==> inputs of onyx <==
## gioco
module gioco(
	i_ani_stb,														 
	i_clk,															 
	i_rst,															 
	i_animate,														 
	i_dx, 															 
	i_sx,																 
	i_start,															 
	o_x1_pal, o_x2_pal,											 
	o_y1_pal, o_y2_pal,
	o_x1_nav, o_x2_nav,											 
	o_y1_nav, o_y2_nav,
	bri1,bri2,bri3,bri4,bri5,bri6,bri7,bri8,bri9,bri10, 
	ok, ko,															 
	ff_life															 
);
export LEC_CHECK = 0
export CAP_MARGIN = 25
export CELL_PAD_IN_SITES_DETAIL_PLACEMENT = 2
export CORE_MARGIN = 7
export CORE_UTILIZATION = 62
export CTS_CLUSTER_DIAMETER = 39
export CTS_CLUSTER_SIZE = 21
export GPL_ROUTABILITY_DRIVEN = 0
export HOLD_SLACK_MARGIN = 0.26
export MAX_ROUTING_LAYER = met4
export MIN_ROUTING_LAYER = met2
export PLACE_DENSITY = 0.46
export SLEW_MARGIN = 10
create_clock -name core_clock -period 14.2 [get_ports {i_clk}]
run.sh (not shown) runs the stock make flow with config.mk's settings and CLKGATE_MAP_FILE=.
==> tundra: changes against onyx <==
CAP_MARGIN = 20   (was 25)
CELL_PAD_IN_SITES_DETAIL_PLACEMENT = default   (was 2)
CORE_MARGIN = 2   (was 7)
CORE_UTILIZATION = 71   (was 62)
CTS_CLUSTER_DIAMETER = 205   (was 39)
CTS_CLUSTER_SIZE = 40   (was 21)
GPL_ROUTABILITY_DRIVEN = default   (was 0)
HOLD_SLACK_MARGIN = default   (was 0.26)
MAX_ROUTING_LAYER = default   (was met4)
MIN_ROUTING_LAYER = default   (was met2)
PLACE_DENSITY = default   (was 0.46)
SLEW_MARGIN = 20   (was 10)
==> flow/constraint.sdc (replaced) <==
create_clock -name core_clock -period 16.9 [get_ports {i_clk}]
set_input_delay 3.3800 -clock core_clock [delete_from_list [all_inputs] [get_ports {i_clk}]]
set_output_delay 3.3800 -clock core_clock [all_outputs]
set_load 0.01 [all_outputs]
==> sierra: changes against onyx <==
CAP_MARGIN = 20   (was 25)
CELL_PAD_IN_SITES_DETAIL_PLACEMENT = default   (was 2)
CORE_MARGIN = 2   (was 7)
CORE_UTILIZATION = 40   (was 62)
CTS_CLUSTER_DIAMETER = default   (was 39)
CTS_CLUSTER_SIZE = default   (was 21)
GPL_ROUTABILITY_DRIVEN = default   (was 0)
HOLD_SLACK_MARGIN = default   (was 0.26)
MAX_ROUTING_LAYER = default   (was met4)
MIN_ROUTING_LAYER = default   (was met2)
PLACE_DENSITY = default   (was 0.46)
SLEW_MARGIN = 20   (was 10)
==> flow/constraint.sdc (replaced) <==
create_clock -name core_clock -period 21.6 [get_ports {i_clk}]
set_input_delay 4.3200 -clock core_clock [delete_from_list [all_inputs] [get_ports {i_clk}]]
set_output_delay 4.3200 -clock core_clock [all_outputs]
set_load 0.01 [all_outputs]
==> maple: changes against onyx <==
CAP_MARGIN = 20   (was 25)
CELL_PAD_IN_SITES_DETAIL_PLACEMENT = default   (was 2)
CORE_MARGIN = 2   (was 7)
CORE_UTILIZATION = 70   (was 62)
CTS_CLUSTER_DIAMETER = 176   (was 39)
CTS_CLUSTER_SIZE = 100   (was 21)
GPL_ROUTABILITY_DRIVEN = default   (was 0)
HOLD_SLACK_MARGIN = default   (was 0.26)
MAX_ROUTING_LAYER = default   (was met4)
MIN_ROUTING_LAYER = default   (was met2)
PLACE_DENSITY = default   (was 0.46)
SLEW_MARGIN = 20   (was 10)
==> flow/constraint.sdc (replaced) <==
create_clock -name core_clock -period 24.0 [get_ports {i_clk}]
set_input_delay 4.8000 -clock core_clock [delete_from_list [all_inputs] [get_ports {i_clk}]]
set_output_delay 4.8000 -clock core_clock [all_outputs]
set_load 0.01 [all_outputs]
==> GITHUB_STEP_SUMMARY <==
## Implementation flow summary

| Metric | Value |
|---|---|
| Outcome | `aborted with a tool error` |
| Failed at | `detailed placement` |
| Tool Error | `[ERROR DPL-0033] detailed placement checks failed during check placement.` |
| Rows | `54` |
# the run above: onyx

==> GITHUB_STEP_SUMMARY <==
## Implementation flow summary

| Metric | Value |
|---|---|
| Outcome | `aborted with a tool error` |
| Failed at | `global routing` |
| Biggest area consumer among synthesized cells | `dfxtp_1` |
| Port Buffers | `100` |
| Rows | `51` |
# the run above: tundra

==> GITHUB_STEP_SUMMARY <==
### Flow metrics

| Metric | Value |
|---|---|
| Rows | `68` |
| First DRT Iteration DRCs | `1645` |
| FF/Latch Area | `1540 µm²` |
| Pwr Density | `36.9 nW/µm²` |
| Outcome | `timing/DRC/antenna clean` |
# the run above: sierra

==> GITHUB_STEP_SUMMARY <==
### Flow metrics

| Metric | Value |
|---|---|
| Clk root buf | `clkbuf_16` |
| Outcome | `timing/DRC/antenna clean` |
| Rows | `51` |
| Lkg Pwr | `0.00597 µW` |
| MI comb area | `11400 µm²` |
| Worst Path Max Fanout | `22` |
| Sequential cells | `77` |
| Final net count | `2148` |
| Data arrival, critical path | `21.24 ns` |
# the run above: maple


========
==> job 7151 <==
Starting RTL as in the previous note.
make LEC_CHECK=0 ABC_AREA=0 CAP_MARGIN=20 CORE_MARGIN=2 CORE_UTILIZATION=72 CTS_CLUSTER_DIAMETER=366 CTS_CLUSTER_SIZE=99 GPL_ROUTABILITY_DRIVEN=0 PLACE_DENSITY=0.42 SLEW_MARGIN=20 TNS_END_PERCENT=10 finish   # period 13.0 ns
==> job 2322: changes against job 7151 <==
==> flow/config.mk (replaced) <==
export PLATFORM = sky130hd
export DESIGN_NAME = gioco
export DESIGN_NICKNAME = gioco
export VERILOG_FILES = /design/flow/design.v
export SDC_FILE = /design/flow/constraint.sdc
export NUM_CORES = 4
export LEC_CHECK = 0
export CAP_MARGIN = 20
export CORE_MARGIN = 5
export CORE_UTILIZATION = 64
export SLEW_MARGIN = 20
==> flow/constraint.sdc (replaced) <==
create_clock -name core_clock -period 24.0 [get_ports {i_clk}]
set_input_delay 4.8000 -clock core_clock [delete_from_list [all_inputs] [get_ports {i_clk}]]
set_output_delay 4.8000 -clock core_clock [all_outputs]
set_load 0.01 [all_outputs]
==> job 6742: changes against job 7151 <==
==> flow/config.mk (replaced) <==
export PLATFORM = sky130hd
export DESIGN_NAME = gioco
export DESIGN_NICKNAME = gioco
export VERILOG_FILES = /design/flow/design.v
export SDC_FILE = /design/flow/constraint.sdc
export NUM_CORES = 4
export LEC_CHECK = 0
export ABC_AREA = 1
export CAP_MARGIN = 20
export CORE_MARGIN = 2
export CORE_UTILIZATION = 72
export GPL_ROUTABILITY_DRIVEN = 0
export PLACE_DENSITY_LB_ADDON = 0.02
export SLEW_MARGIN = 25
==> flow/constraint.sdc (replaced) <==
create_clock -name core_clock -period 10.9 [get_ports {i_clk}]
set_input_delay 2.1800 -clock core_clock [delete_from_list [all_inputs] [get_ports {i_clk}]]
set_output_delay 2.1800 -clock core_clock [all_outputs]
set_load 0.01 [all_outputs]
==> job 648: changes against job 7151 <==
==> flow/config.mk (replaced) <==
export PLATFORM = sky130hd
export DESIGN_NAME = gioco
export DESIGN_NICKNAME = gioco
export VERILOG_FILES = /design/flow/design.v
export SDC_FILE = /design/flow/constraint.sdc
export NUM_CORES = 4
export LEC_CHECK = 0
export CAP_MARGIN = 20
export CORE_MARGIN = 2
export CORE_UTILIZATION = 40
export SLEW_MARGIN = 20
==> flow/constraint.sdc (replaced) <==
create_clock -name core_clock -period 24.0 [get_ports {i_clk}]
set_input_delay 4.8000 -clock core_clock [delete_from_list [all_inputs] [get_ports {i_clk}]]
set_output_delay 4.8000 -clock core_clock [all_outputs]
set_load 0.01 [all_outputs]
==> comparison table <==
Outcome: job 2322 timing/DRC/antenna clean; job 648 timing/DRC/antenna clean; job 7151 did not finish; job 6742 did not finish
Last stage reached: job 2322 -; job 648 -; job 7151 clock tree synthesis (4_1_cts); job 6742 detailed placement (3_5_place_dp)
Top contributor to total power: job 2322 combinational cells; job 648 combinational cells; job 7151 -; job 6742 -
Period utilisation layout: job 2322 0.877; job 648 0.877; job 7151 -; job 6742 -
Final HPWL from detailed placement: job 2322 40.6 mm; job 648 44.8 mm; job 7151 54.3 mm; job 6742 -
Worst IR Drop VDD: job 2322 33.4 uV; job 648 36.0 uV; job 7151 -; job 6742 -
Startpoint of the tightest hold check path: job 2322 ff.o_red3[1]; job 648 ff.o_blue6[1]; job 7151 -; job 6742 -
Via total after detailed routing: job 2322 16,387; job 648 15,637; job 7151 -; job 6742 -
Number of buffers created by CTS: job 2322 9; job 648 9; job 7151 -; job 6742 -
Count of unresolved DRC violations after routing: job 2322 0; job 648 0; job 7151 -; job 6742 -
Switching fraction of total power: job 2322 0.426; job 648 0.450; job 7151 -; job 6742 -
Combinational share of power: job 2322 0.435; job 648 0.452; job 7151 -; job 6742 -
Worst Hold Path Cells: job 2322 1; job 648 1; job 7151 -; job 6742 -
Crit path DAT: job 2322 21.28 ns; job 648 21.31 ns; job 7151 -; job 6742 -
Flop-to-flop setup slack: job 2322 2.95 ns; job 648 2.95 ns; job 7151 -; job 6742 -
Maximum clock frequency: job 2322 0.0475 GHz; job 648 0.0475 GHz; job 7151 -; job 6742 -
Max cap viols: job 2322 0; job 648 0; job 7151 -; job 6742 -
No activity file was given, so power comes from the tool's default toggle rates.
